==> try-yarrow: inputs <==
Design cordic_pipelined, start of the top module:
module cordic_pipelined(clk, z0, xn, yn);
  parameter z_width = 12; 
  parameter iter_width = 17;   
  input clk;
  input signed [z_width:0] z0;
  output reg signed [iter_width:0] xn, yn;
  parameter N = 10;  
  reg [(N-1):0] d;
  wire signed [iter_width:0] x [N:0];
  wire signed [iter_width:0] y [N:0];
  wire signed [z_width:0] z [N:0];
  reg signed [z_width:0] z_start;
  assign x[0] = 'b01_0011_0110_1110_1001;   
  assign y[0] = 0;
  assign z[0] = z_start;
  reg [(N-1):0] flip;
  wire flip_in;
  assign flip_in = ((z0[z_width]==1) && (z0 < 'h1A60)) || 
   	((z0[z_width]==0) && (z0 > 'h05A0));    
  always @ (posedge clk)
    flip <= {flip[(N-2):0], flip_in};
  always @ (flip, x[N], y[N]) begin
    if (flip[N-1]) begin    
  	xn = ~( x[N]-1 );  
	yn = ~( y[N]-1 );  
    end
    else begin		 
	xn = x[N];	 
	yn = y[N];	 
    end
  end
  always @ (z0) begin
    if (((z0[z_width]==1) && (z0 < 'h1A60)) || 
   	((z0[z_width]==0) && (z0 > 'h05A0))) begin    
	if (z0[z_width] == 1) begin 			 
	    z_start = z0 + 'hB40; 	   
	end
	else begin
	    z_start = z0 - 'hB40;	   
	end
    end
    else begin
	z_start = z0; 
    end
  end
  wire signed [z_width:0] arctan [(N-1):0];
  assign arctan[0] = 'b0_0010_1101_0000;  
  assign arctan[1] = 'b0_0001_1010_1001;  
  assign arctan[2] = 'b0_0000_1110_0000;  
  assign arctan[3] = 'b0_0000_0111_0010;  
  assign arctan[4] = 'b0_0000_0011_1001;  
  assign arctan[5] = 'b0_0000_0001_1100;  
  assign arctan[6] = 'b0_0000_0000_1110;  
  assign arctan[7] = 'b0_0000_0000_0111;  
  assign arctan[8] = 'b0_0000_0000_0011;  
  assign arctan[9] = 'b0_0000_0000_0001;  
  genvar i;
  generate
    for(i=0; i<N; i=i+1)
      begin: stage_generate
        cordic_stage #(.i(i)) stage_i
        (
          .clk(clk), 
          .x_i(x[i]), .x_o(x[i+1]), 
          .y_i(y[i]), .y_o(y[i+1]), 
          .z_i(z[i]), .z_o(z[i+1]),
          .arctan(arctan[i])
        );
  ...
clock: 3.62 ns
lec_check: 0
cap_margin: 20
core_margin: 2
core_utilization: 70
cts_cluster_size: 36
slew_margin: 20
run.sh (not shown) runs the stock make flow with config.mk's settings and CLKGATE_MAP_FILE=.
==> inputs of try-indigo, as changes to try-yarrow <==
Settings changed: CORE_UTILIZATION 70 to 31, CTS_CLUSTER_SIZE 36 to default.
==> flow/constraint.sdc (replaced) <==
create_clock -name core_clock -period 4.25 [get_ports {clk}]
set_input_delay 0.8500 -clock core_clock [delete_from_list [all_inputs] [get_ports {clk}]]
set_output_delay 0.8500 -clock core_clock [all_outputs]
set_load 0.01 [all_outputs]
==> inputs of try-pepper, as changes to try-yarrow <==
Settings changed: ABC_AREA from default to 1, CORE_UTILIZATION 70 to 58, CTS_CLUSTER_DIAMETER from default to 227, CTS_CLUSTER_SIZE 36 to default, PLACE_DENSITY from default to 0.35.
==> flow/constraint.sdc (replaced) <==
create_clock -name core_clock -period 2.72 [get_ports {clk}]
set_input_delay 0.5440 -clock core_clock [delete_from_list [all_inputs] [get_ports {clk}]]
set_output_delay 0.5440 -clock core_clock [all_outputs]
set_load 0.01 [all_outputs]
==> results.py <==
# Physical implementation metrics
metrics = {
    "status": {
        "status": "failed layout checks",
        "so.violations": "negative setup slack",
    },
    "sta": {
        "min_period_over_period_pct": 108,
        "finalSetupViolCount": 25,
        "fin_ws_ps": -223,
        "rsz0062_at_grt": "true",
    },
    "clock_tree": {
        "clock_latency_ps": 600,
    },
    "route": {
        "wl_um": 88500,
    },
}
Source of the figures above: try-pepper

==> results.py <==
# Physical implementation metrics
metrics = {
    "route": {
        "wl_um": 61300,
    },
    "clock_tree": {
        "clock_latency_ps": 590,
    },
    "sta": {
        "finalSetupViolCount": 0,
        "min_period_over_period_pct": 94.2,
    },
    "yosys": {
        "yosys_warnings": 11,
    },
    "status": {
        "status": "finished clean",
    },
}
Source of the figures above: try-indigo

==> results.py <==
# Physical implementation metrics
metrics = {
    "route": {
        "wl_um": 70000,
    },
    "sta": {
        "finalSetupViolCount": 0,
        "rsz0062_at_grt": "true",
        "holdWs_ps": 325,
        "fin_ws_ps": 146,
        "min_period_over_period_pct": 96.0,
    },
    "status": {
        "status": "finished clean",
    },
    "yosys": {
        "synth_area_per_cell_um2": 8.87,
    },
}
Source of the figures above: try-yarrow


==> inputs of build 76 <==
==> flow/design.v <==
`timescale 1ns/100ps
module cordic_stage(clk, x_i, y_i, z_i, x_o, y_o, z_o, arctan);
  parameter z_width = 12; 
  parameter iter_width = 17;  	 
  parameter i=0;  		 
  input signed [z_width:0] arctan;
  input clk;
  input signed [iter_width:0] x_i, y_i;
  input signed [z_width:0] z_i;
  output [iter_width:0] x_o, y_o;
  output [z_width:0] z_o;
  reg d;
  reg signed [iter_width:0] x_o, x_next;
  reg signed [iter_width:0] y_o, y_next;
  reg signed [z_width:0] z_o, z_next;
  always @ (posedge clk)
    begin
      x_o <= x_next;
      y_o <= y_next;
      z_o <= z_next; 
    end
  always @(*)
    begin    
      d = (z_i[11] == 0) ? 0 : 1;
      if(d == 0) begin
        x_next = x_i - (y_i >>> i);
        y_next = y_i + (x_i >>> i);
        z_next = z_i - arctan;
      end
      else begin
        x_next = x_i + (y_i >>> i);
        y_next = y_i - (x_i >>> i);
        z_next = z_i + arctan;
      end
  end
endmodule
`timescale 1ns/100ps
module cordic_pipelined(clk, z0, xn, yn);
  parameter z_width = 12; 
  parameter iter_width = 17;   
  input clk;
  input signed [z_width:0] z0;
  output reg signed [iter_width:0] xn, yn;
  parameter N = 10;  
  reg [(N-1):0] d;
  wire signed [iter_width:0] x [N:0];
  wire signed [iter_width:0] y [N:0];
  wire signed [z_width:0] z [N:0];
  reg signed [z_width:0] z_start;
  assign x[0] = 'b01_0011_0110_1110_1001;   
  assign y[0] = 0;
  assign z[0] = z_start;
  reg [(N-1):0] flip;
  wire flip_in;
  assign flip_in = ((z0[z_width]==1) && (z0 < 'h1A60)) || 
   	((z0[z_width]==0) && (z0 > 'h05A0));    
  always @ (posedge clk)
    flip <= {flip[(N-2):0], flip_in};
  always @ (flip, x[N], y[N]) begin
    if (flip[N-1]) begin    
  	xn = ~( x[N]-1 );  
	yn = ~( y[N]-1 );  
    end
    else begin		 
	xn = x[N];	 
	yn = y[N];	 
    end
  end
  always @ (z0) begin
    if (((z0[z_width]==1) && (z0 < 'h1A60)) || 
   	((z0[z_width]==0) && (z0 > 'h05A0))) begin    
	if (z0[z_width] == 1) begin 			 
	    z_start = z0 + 'hB40; 	   
	end
	else begin
	    z_start = z0 - 'hB40;	   
	end
    end
    else begin
	z_start = z0; 
    end
  end
  wire signed [z_width:0] arctan [(N-1):0];
  assign arctan[0] = 'b0_0010_1101_0000;  
  assign arctan[1] = 'b0_0001_1010_1001;  
  assign arctan[2] = 'b0_0000_1110_0000;  
  assign arctan[3] = 'b0_0000_0111_0010;  
  assign arctan[4] = 'b0_0000_0011_1001;  
  assign arctan[5] = 'b0_0000_0001_1100;  
  assign arctan[6] = 'b0_0000_0000_1110;  
  assign arctan[7] = 'b0_0000_0000_0111;  
  assign arctan[8] = 'b0_0000_0000_0011;  
  assign arctan[9] = 'b0_0000_0000_0001;  
  genvar i;
  generate
    for(i=0; i<N; i=i+1)
      begin: stage_generate
        cordic_stage #(.i(i)) stage_i
        (
          .clk(clk), 
          .x_i(x[i]), .x_o(x[i+1]), 
          .y_i(y[i]), .y_o(y[i+1]), 
          .z_i(z[i]), .z_o(z[i+1]),
          .arctan(arctan[i])
        );
      end
  endgenerate
endmodule
==> flow/run.sh <==
#!/bin/bash
# the make line also repeats each setting of config.mk as NAME=value (left out here)
make -C /OpenROAD-flow-scripts/flow DESIGN_CONFIG=/design/flow/config.mk WORK_HOME=/design/flow/orfs CLKGATE_MAP_FILE= finish
==> flow/config.mk <==
export PLATFORM = sky130hd
export DESIGN_NAME = cordic_pipelined
export DESIGN_NICKNAME = cordic_pipelined
export VERILOG_FILES = /design/flow/design.v
export SDC_FILE = /design/flow/constraint.sdc
export NUM_CORES = 4
export LEC_CHECK = 0
export CAP_MARGIN = 20
export CORE_ASPECT_RATIO = 1.23
export CORE_MARGIN = 2
export CORE_UTILIZATION = 40
export CTS_CLUSTER_DIAMETER = 150
export HOLD_SLACK_MARGIN = 0.21
export PLACE_DENSITY = 0.36
export SETUP_SLACK_MARGIN = 0.81
export SLEW_MARGIN = 10
==> flow/constraint.sdc <==
create_clock -name core_clock -period 5.0 [get_ports {clk}]
set_input_delay 1.0000 -clock core_clock [delete_from_list [all_inputs] [get_ports {clk}]]
set_output_delay 1.0000 -clock core_clock [all_outputs]
set_load 0.01 [all_outputs]
==> trial 22: changes against build 76 <==
CORE_ASPECT_RATIO = default   (was 1.23)
CORE_UTILIZATION = 64   (was 40)
CTS_CLUSTER_DIAMETER = default   (was 150)
CTS_CLUSTER_SIZE = 62   (was default)
HOLD_SLACK_MARGIN = default   (was 0.21)
PLACE_DENSITY = default   (was 0.36)
SETUP_SLACK_MARGIN = default   (was 0.81)
SLEW_MARGIN = 20   (was 10)
==> flow/constraint.sdc (replaced) <==
create_clock -name core_clock -period 3.69 [get_ports {clk}]
set_input_delay 0.7380 -clock core_clock [delete_from_list [all_inputs] [get_ports {clk}]]
set_output_delay 0.7380 -clock core_clock [all_outputs]
set_load 0.01 [all_outputs]
==> comparison <==
In sequential cell count, build 76 and trial 22 do not differ. In synthesized cell count, trial 22 and build 76 do not differ. Of trial 22 and build 76, trial 22 has the higher critical path depth (gap 7). Between trial 22 and build 76, the lower register-to-register slack is in trial 22 (gap 980 ps). Of trial 22 and build 76, trial 22 has the higher first-iteration DRC count (gap about 20%, measured against build 76). In build 76 the utilization is lower than in trial 22, by 28 points.
